## wip/juniper
==> flow/design.v (excerpt) <==
module fft_16 #(
    parameter WD = 12,
    parameter WNRD = 9
)(
    input                  clk,
    input                  rst_n,
    input                  en,
    input  signed [WD-1:0] sin_re,
    input  signed [WD-1:0] sin_im,
    output signed [WD-1:0] sout_re,
    output signed [WD-1:0] sout_im
);
Settings: LEC_CHECK=0, ABC_AREA=1, CAP_MARGIN=10, CELL_PAD_IN_SITES_DETAIL_PLACEMENT=2, CELL_PAD_IN_SITES_GLOBAL_PLACEMENT=0, CORE_ASPECT_RATIO=1.35, CORE_MARGIN=5, CORE_UTILIZATION=46, GPL_ROUTABILITY_DRIVEN=0, HOLD_SLACK_MARGIN=0.12, MIN_ROUTING_LAYER=met2, PLACE_DENSITY=0.82, SETUP_SLACK_MARGIN=-0.02, SLEW_MARGIN=5, TNS_END_PERCENT=70; clock period 12.0 ns.
run.sh (not shown) runs the stock make flow with config.mk's settings and CLKGATE_MAP_FILE=.
wip/juniper: DPL-0033 in 3_5_place_dp -> run aborted
--- input diff wip/juniper..wip/cedar ---
- a deleted TNS_END_PERCENT that had been 70
- a change of CAP_MARGIN from 10 to 20
- a deleted GPL_ROUTABILITY_DRIVEN that had been 0
- a deleted ABC_AREA that had been 1
- a deleted MIN_ROUTING_LAYER that had been met2
- a deleted PLACE_DENSITY that had been 0.82
- a change of CORE_UTILIZATION from 46 to 72
- a change of SLEW_MARGIN from 5 to 20
- a deleted CORE_ASPECT_RATIO that had been 1.35
- a change of CORE_MARGIN from 5 to 2
- a deleted HOLD_SLACK_MARGIN that had been 0.12
- a deleted CELL_PAD_IN_SITES_GLOBAL_PLACEMENT that had been 0
- a change of SETUP_SLACK_MARGIN from -0.02 to -0.26
- a deleted CELL_PAD_IN_SITES_DETAIL_PLACEMENT that had been 2
- a change of the clock period (ns, I/O delays scaled along) from 12.0 to 9.7
==> comparison <==
wip/cedar: flow complete, layout not clean; failing: setup timing. Stage in which a tool error killed wip/juniper: 3_5_place_dp. Comparing wip/cedar and wip/juniper, the higher synthesized cell count is on wip/juniper. wip/cedar vs wip/juniper, register area share after synthesis went up by 0.26 points. Number of nets at floorplan (higher): wip/juniper. Higher adder-cell share of the synthesized area was reported by wip/cedar, not wip/juniper. Relative to wip/juniper, count of instantiated cells in the yosys netlist has gone down in wip/cedar.
Modified inputs, wip/zinc compared to wip/cedar
- an added CTS_CLUSTER_DIAMETER of 306
- an added ABC_AREA of 1
- a change of CAP_MARGIN from 20 to 5
- a change of CORE_UTILIZATION from 72 to 71
- a change of SETUP_SLACK_MARGIN from -0.26 to -0.47
- a change of the clock period (ns, I/O delays scaled along) from 9.7 to 8.49
--- outcome ---
The layout from wip/zinc, despite a flow that completed every stage, fails the layout checks, with the failing checks listed as setup timing. When wip/zinc is set beside wip/cedar, its maximum net fanout on the critical path turns out to be 5 smaller. Relative to wip/cedar, synthesized netlist cell count increased by 997 in wip/zinc. Comparing wip/cedar with wip/zinc, the post-CTS clock slew at the launch and capture registers of the worst setup and hold paths came out essentially unchanged. When wip/zinc is measured against wip/cedar, its die footprint turns out 2.9% higher. Transition time of the tightest slew-check pin up 40 ps in wip/zinc wrt wip/cedar. wip/zinc ended up with stage1_out_im[7]$_SDFF_PN0_ as its timing endpoint of the critical path; wip/cedar ended up with stage1_out_re[3]$_SDFF_PN0_. In the tables for wip/cedar and wip/zinc, post-DP HPWL reads lower with wip/cedar.
Edits applied to the flow inputs when going from wip/zinc to wip/ember:
- putting MAX_ROUTING_LAYER at met4 where nothing was set
- swapping -0.47 for 2.43 in SETUP_SLACK_MARGIN
- swapping 71 for 72 in CORE_UTILIZATION
- swapping 5 for 20 in CAP_MARGIN
- putting PLACE_DENSITY_LB_ADDON at 0.01 where nothing was set
- swapping 306 for 244 in CTS_CLUSTER_DIAMETER
- swapping 8.49 for 8.37 in the clock period (ns, I/O delays scaled along)
Results
Each of wip/zinc and wip/ember falls short of a clean finish.
Although wip/zinc finished all stages, its layout failed final checks on setup timing.
STATUS run=wip/ember STAGES=ALL_DONE FINAL_CHECKS=FAILED CAUSE=setup timing
The run with more setup slack is wip/ember; wip/zinc has less.
For the die footprint, wip/ember came in 1000 um^2 lower than wip/zinc did.
Looking at worst-case setup slack after placement across both flows, wip/ember is the stronger of the two, with wip/zinc trailing.
wip/ember against wip/zinc: endpoint required time on the critical path moved down, clock-buffer cell count moved up.
Input changes introduced in wip/willow (baseline for comparison: wip/ember):
- a change of CORE_UTILIZATION from 72 to 67
- a deleted ABC_AREA that had been 1
- a deleted SETUP_SLACK_MARGIN that had been 2.43
- an added PLACE_DENSITY of 0.37
- a deleted MAX_ROUTING_LAYER that had been met4
- an added CTS_CLUSTER_SIZE of 99
- a deleted CTS_CLUSTER_DIAMETER that had been 244
- a deleted PLACE_DENSITY_LB_ADDON that had been 0.01
- a change of the clock period (ns, I/O delays scaled along) from 8.37 to 11.0
==> comparison <==
Having completed the whole flow, wip/willow delivered a layout that passed the timing, DRC and antenna checks. The lower growth of design area from synthesis to finish of wip/willow and wip/ember is in wip/willow. Cmp wip/willow and wip/ember / wire length after detailed routing / lower: wip/willow. Final cell count: wip/willow and wip/ember compared, lower one is wip/willow.
